==> run a: inputs <==
// std_fp_smult_pipe
module std_fp_smult_pipe #(
    parameter WIDTH = 32,
    parameter INT_WIDTH = 16,
    parameter FRAC_WIDTH = 16
) (
    input  [WIDTH-1:0]              left,
    input  [WIDTH-1:0]              right,
    input  logic                    reset,
    input  logic                    go,
    input  logic                    clk,
    output logic [WIDTH-1:0]        out,
    output logic                    done
);
==> flow/config.mk <==
export PLATFORM = sky130hd
export DESIGN_NAME = std_fp_smult_pipe
export DESIGN_NICKNAME = std_fp_smult_pipe
export VERILOG_FILES = /design/flow/design.v
export SDC_FILE = /design/flow/constraint.sdc
export NUM_CORES = 4
export LEC_CHECK = 0
export CAP_MARGIN = 0
export CORE_MARGIN = 2
export CORE_UTILIZATION = 72
export CTS_CLUSTER_DIAMETER = 105
export PLACE_DENSITY = 0.67
export SETUP_SLACK_MARGIN = -0.45
export SLEW_MARGIN = 20
==> flow/constraint.sdc <==
create_clock -name core_clock -period 6.25 [get_ports {clk}]
set_input_delay 1.2500 -clock core_clock [delete_from_list [all_inputs] [get_ports {clk}]]
set_output_delay 1.2500 -clock core_clock [all_outputs]
set_load 0.01 [all_outputs]
run.sh (not shown) runs the stock make flow with config.mk's settings and CLKGATE_MAP_FILE=.
==> inputs of run b, as changes to run a <==
==> flow/config.mk (replaced) <==
export PLATFORM = sky130hd
export DESIGN_NAME = std_fp_smult_pipe
export DESIGN_NICKNAME = std_fp_smult_pipe
export VERILOG_FILES = /design/flow/design.v
export SDC_FILE = /design/flow/constraint.sdc
export NUM_CORES = 4
export LEC_CHECK = 0
export ABC_AREA = 0
export CAP_MARGIN = 20
export CORE_MARGIN = 2
export CORE_UTILIZATION = 72
export CTS_CLUSTER_DIAMETER = 193
export CTS_CLUSTER_SIZE = 96
export SETUP_SLACK_MARGIN = 0.27
export SLEW_MARGIN = 20
==> flow/constraint.sdc (replaced) <==
create_clock -name core_clock -period 2.74 [get_ports {clk}]
set_input_delay 0.5480 -clock core_clock [delete_from_list [all_inputs] [get_ports {clk}]]
set_output_delay 0.5480 -clock core_clock [all_outputs]
set_load 0.01 [all_outputs]
==> results <==
Run b completed, yet does not pass: negative setup slack. Run a ran to the end with violations: negative setup slack. Die area is the same in run b and run a. Of run b and run a, run a has the higher worst setup slack (gap 3.7 ns). Power: run b is larger than run a (140%). In run b the via count is higher than in run a, by about 7%. Against run b, the non-clock buffer count of run a is lower by 80. Against run b, the design area of run a is lower by about 3.7%. In run b the first-iteration DRC count is larger than in run a, by 19%. In synthesized area, run b and run a do not differ. Against run b, the clock power of run a is lower by about 60%. Clock-buffer cell count is the same in run a and run b.
==> figures <==
| quantity | run b | run a |
|---|---|---|
| Non-clock buffer total of the final layout | 539 | 459 |
| Setup_tns | -141.96 ns | -24.73 ns |
| Global routing met3 resource utilization | 10.65% | 8.326% |
| Total Routing Usage GR | 43.33% | 41.17% |
| Number of nets in the finished design | 4,816 | 4,736 |
| Power drawn by the sequential cells | 1.71 mW | 746 uW |
| Count of routing violations after the opening detailed-route iteration | 3,105 | 2,617 |
| Clk. pwr | 1.48 mW | 620 uW |
| Outcome | complete, but fails checks | complete, but fails checks |
| Layout check failures | negative setup slack | negative setup slack |
| Initial DRT Pass Iterations | 8 | 7 |
| GP Congestion | 1.041 | 0.9776 |
| Maximum clock skew at final layout | 0.01641 ns | 0.02459 ns |
| DP Worst Slack | -4.698 ns | -1.250 ns |
| Register area | 2083 um2 | 2049 um2 |
| Topmost layer with routed signal wires | met5 | met4 |
| Power share of the sequential group | 18.3% | 19.5% |
| Signal buf overhead | 13.84% | 11.82% |
| Post-route cell area | 38,790 um2 | 37,360 um2 |
| Global routing met2 resource utilization | 68.45% | 66.46% |
| Total wirelength of the detailed-routed design | 108,900 um | 94,270 um |
| Worst-Skew Late Latency | 0.42 ns | 0.43 ns |
| Fraction of standard cell area that is sequential | 5.370% | 5.486% |

---

==> job 877 <==
==> flow/design.v <==
module std_fp_mult_pipe #(
    parameter WIDTH = 32,
    parameter INT_WIDTH = 16,
    parameter FRAC_WIDTH = 16,
    parameter SIGNED = 0
) (
    input  logic [WIDTH-1:0] left,
    input  logic [WIDTH-1:0] right,
    input  logic             go,
    input  logic             clk,
    input  logic             reset,
    output logic [WIDTH-1:0] out,
    output logic             done
);
  logic [WIDTH-1:0]          rtmp;
  logic [WIDTH-1:0]          ltmp;
  logic [(WIDTH << 1) - 1:0] out_tmp;
  logic done_buf[2:0];
  assign done = done_buf[2];
  assign out = out_tmp[(WIDTH << 1) - INT_WIDTH - 1 : WIDTH - INT_WIDTH];
  logic start;
  assign start = go & done_buf[0] == 0 & done_buf[1] == 0;
  always_ff @(posedge clk) begin
    if (start)
      done_buf[0] <= 1;
    else
      done_buf[0] <= 0;
  end
  always_ff @(posedge clk) begin
    if (go) begin
      done_buf[2] <= done_buf[1];
      done_buf[1] <= done_buf[0];
    end else begin
      done_buf[2] <= 0;
      done_buf[1] <= 0;
    end
  end
  always_ff @(posedge clk) begin
    if (reset) begin
      rtmp <= 0;
      ltmp <= 0;
      out_tmp <= 0;
    end else if (go) begin
      if (SIGNED) begin
        rtmp <= $signed(right);
        ltmp <= $signed(left);
        out_tmp <= $signed(
          { {WIDTH{ltmp[WIDTH-1]}}, ltmp} *
          { {WIDTH{rtmp[WIDTH-1]}}, rtmp}
        );
      end else begin
        rtmp <= right;
        ltmp <= left;
        out_tmp <= ltmp * rtmp;
      end
    end else begin
      rtmp <= 0;
      ltmp <= 0;
      out_tmp <= out_tmp;
    end
  end
endmodule
module std_fp_smult_pipe #(
    parameter WIDTH = 32,
    parameter INT_WIDTH = 16,
    parameter FRAC_WIDTH = 16
) (
    input  [WIDTH-1:0]              left,
    input  [WIDTH-1:0]              right,
    input  logic                    reset,
    input  logic                    go,
    input  logic                    clk,
    output logic [WIDTH-1:0]        out,
    output logic                    done
);
  std_fp_mult_pipe #(
    .WIDTH(WIDTH),
    .INT_WIDTH(INT_WIDTH),
    .FRAC_WIDTH(FRAC_WIDTH),
    .SIGNED(1)
  ) comp (
    .clk(clk),
    .done(done),
    .reset(reset),
    .go(go),
    .left(left),
    .right(right),
    .out(out)
  );
endmodule
==> flow/run.sh <==
#!/bin/bash
# the make line also repeats each setting of config.mk as NAME=value (left out here)
make -C /OpenROAD-flow-scripts/flow DESIGN_CONFIG=/design/flow/config.mk WORK_HOME=/design/flow/orfs CLKGATE_MAP_FILE= finish
==> flow/config.mk <==
export PLATFORM = sky130hd
export DESIGN_NAME = std_fp_smult_pipe
export DESIGN_NICKNAME = std_fp_smult_pipe
export VERILOG_FILES = /design/flow/design.v
export SDC_FILE = /design/flow/constraint.sdc
export NUM_CORES = 4
export LEC_CHECK = 0
export ABC_AREA = 0
export CAP_MARGIN = 20
export CELL_PAD_IN_SITES_DETAIL_PLACEMENT = 2
export CORE_ASPECT_RATIO = 0.67
export CORE_MARGIN = 2
export CORE_UTILIZATION = 53
export CTS_CLUSTER_DIAMETER = 207
export CTS_CLUSTER_SIZE = 51
export GPL_ROUTABILITY_DRIVEN = 0
export GPL_TIMING_DRIVEN = 0
export HOLD_SLACK_MARGIN = -0.02
export MAX_ROUTING_LAYER = met4
export MIN_ROUTING_LAYER = met2
export PLACE_DENSITY = 0.87
export SETUP_SLACK_MARGIN = -0.56
export SLEW_MARGIN = 20
==> flow/constraint.sdc <==
create_clock -name core_clock -period 7.96 [get_ports {clk}]
set_input_delay 1.5920 -clock core_clock [delete_from_list [all_inputs] [get_ports {clk}]]
set_output_delay 1.5920 -clock core_clock [all_outputs]
set_load 0.01 [all_outputs]
==> job 6923: changes against job 877 <==
- ABC_AREA: 0 -> 1
- CELL_PAD_IN_SITES_DETAIL_PLACEMENT: 2 -> unset
- CORE_ASPECT_RATIO: 0.67 -> unset
- CORE_UTILIZATION: 53 -> 68
- CTS_CLUSTER_DIAMETER: 207 -> unset
- CTS_CLUSTER_SIZE: 51 -> 39
- GPL_ROUTABILITY_DRIVEN: 0 -> unset
- GPL_TIMING_DRIVEN: 0 -> unset
- HOLD_SLACK_MARGIN: -0.02 -> 0.3
- MAX_ROUTING_LAYER: met4 -> unset
- MIN_ROUTING_LAYER: met2 -> unset
- PLACE_DENSITY: 0.87 -> unset
- SETUP_SLACK_MARGIN: -0.56 -> unset
==> flow/constraint.sdc (replaced) <==
create_clock -name core_clock -period 5.02 [get_ports {clk}]
set_input_delay 1.0040 -clock core_clock [delete_from_list [all_inputs] [get_ports {clk}]]
set_output_delay 1.0040 -clock core_clock [all_outputs]
set_load 0.01 [all_outputs]
==> job 2482: changes against job 877 <==
- CELL_PAD_IN_SITES_GLOBAL_PLACEMENT: unset -> 3
- CORE_ASPECT_RATIO: 0.67 -> unset
- CORE_UTILIZATION: 53 -> 26
- CTS_CLUSTER_DIAMETER: 207 -> unset
- CTS_CLUSTER_SIZE: 51 -> 53
- GPL_ROUTABILITY_DRIVEN: 0 -> unset
- GPL_TIMING_DRIVEN: 0 -> unset
- HOLD_SLACK_MARGIN: -0.02 -> unset
- MIN_ROUTING_LAYER: met2 -> unset
- PLACE_DENSITY: 0.87 -> unset
- SETUP_SLACK_MARGIN: -0.56 -> unset
==> flow/constraint.sdc (replaced) <==
create_clock -name core_clock -period 7.5 [get_ports {clk}]
set_input_delay 1.5000 -clock core_clock [delete_from_list [all_inputs] [get_ports {clk}]]
set_output_delay 1.5000 -clock core_clock [all_outputs]
set_load 0.01 [all_outputs]
==> results <==
metric                                                                                job 2482          job 6923                            job 877
Static Leakage                                                                         17.4 nW           23.9 nW                                  -
Number of design-rule violations left by the first detailed-router iteration               765              2640                                  -
Fin. Hold Viols                                                                              0                 0                                  -
Reported net switching power                                                           1.39 mW           2.71 mW                                  -
Outcome                                                       no timing/DRC/antenna violations   failed layout checks     aborted with a tool error
Failing step                                                                                 -                 -  detailed placement (3_5_place_dp)
Violated checks                                                                              -      setup timing                                  -
Worst setup path end                                                          comp.out_tmp[41]  comp.out_tmp[41]                                  -
Placed Area                                                                          36100 um2         39200 um2                                  -
Number of buffers created by CTS                                                             9                 9                                  -
Final total power                                                                      3.03 mW           5.56 mW                                  -
Largest net degree at the start of global routing                                           64                57                                  -
Vias per std cell                                                                         4.41              5.43                                  -
Reg-to-reg critical path startpoint                                               comp.ltmp[6]      comp.rtmp[3]                                  -
Detailed route wirelength on metal3                                                    1930 um          11400 um                                  -
Seq. cell area                                                                        2060 um2          2110 um2                                  -
Wirelength, routed                                                                   119000 um         105000 um                                  -
Multi-input logic portion of the cell area                                               0.706             0.655                                  -
Simple-gate share of the synthesized area                                                0.178             0.169                              0.178
Wirelength per Cell                                                                    23.0 um           19.2 um                                  -
Sum Neg Setup Slack                                                                       0 ns         -51.43 ns                                  -
Area of combinational cells with multiple inputs                                     26400 um2         27800 um2                                  -
No activity file was given, so power comes from the tool's default toggle rates.
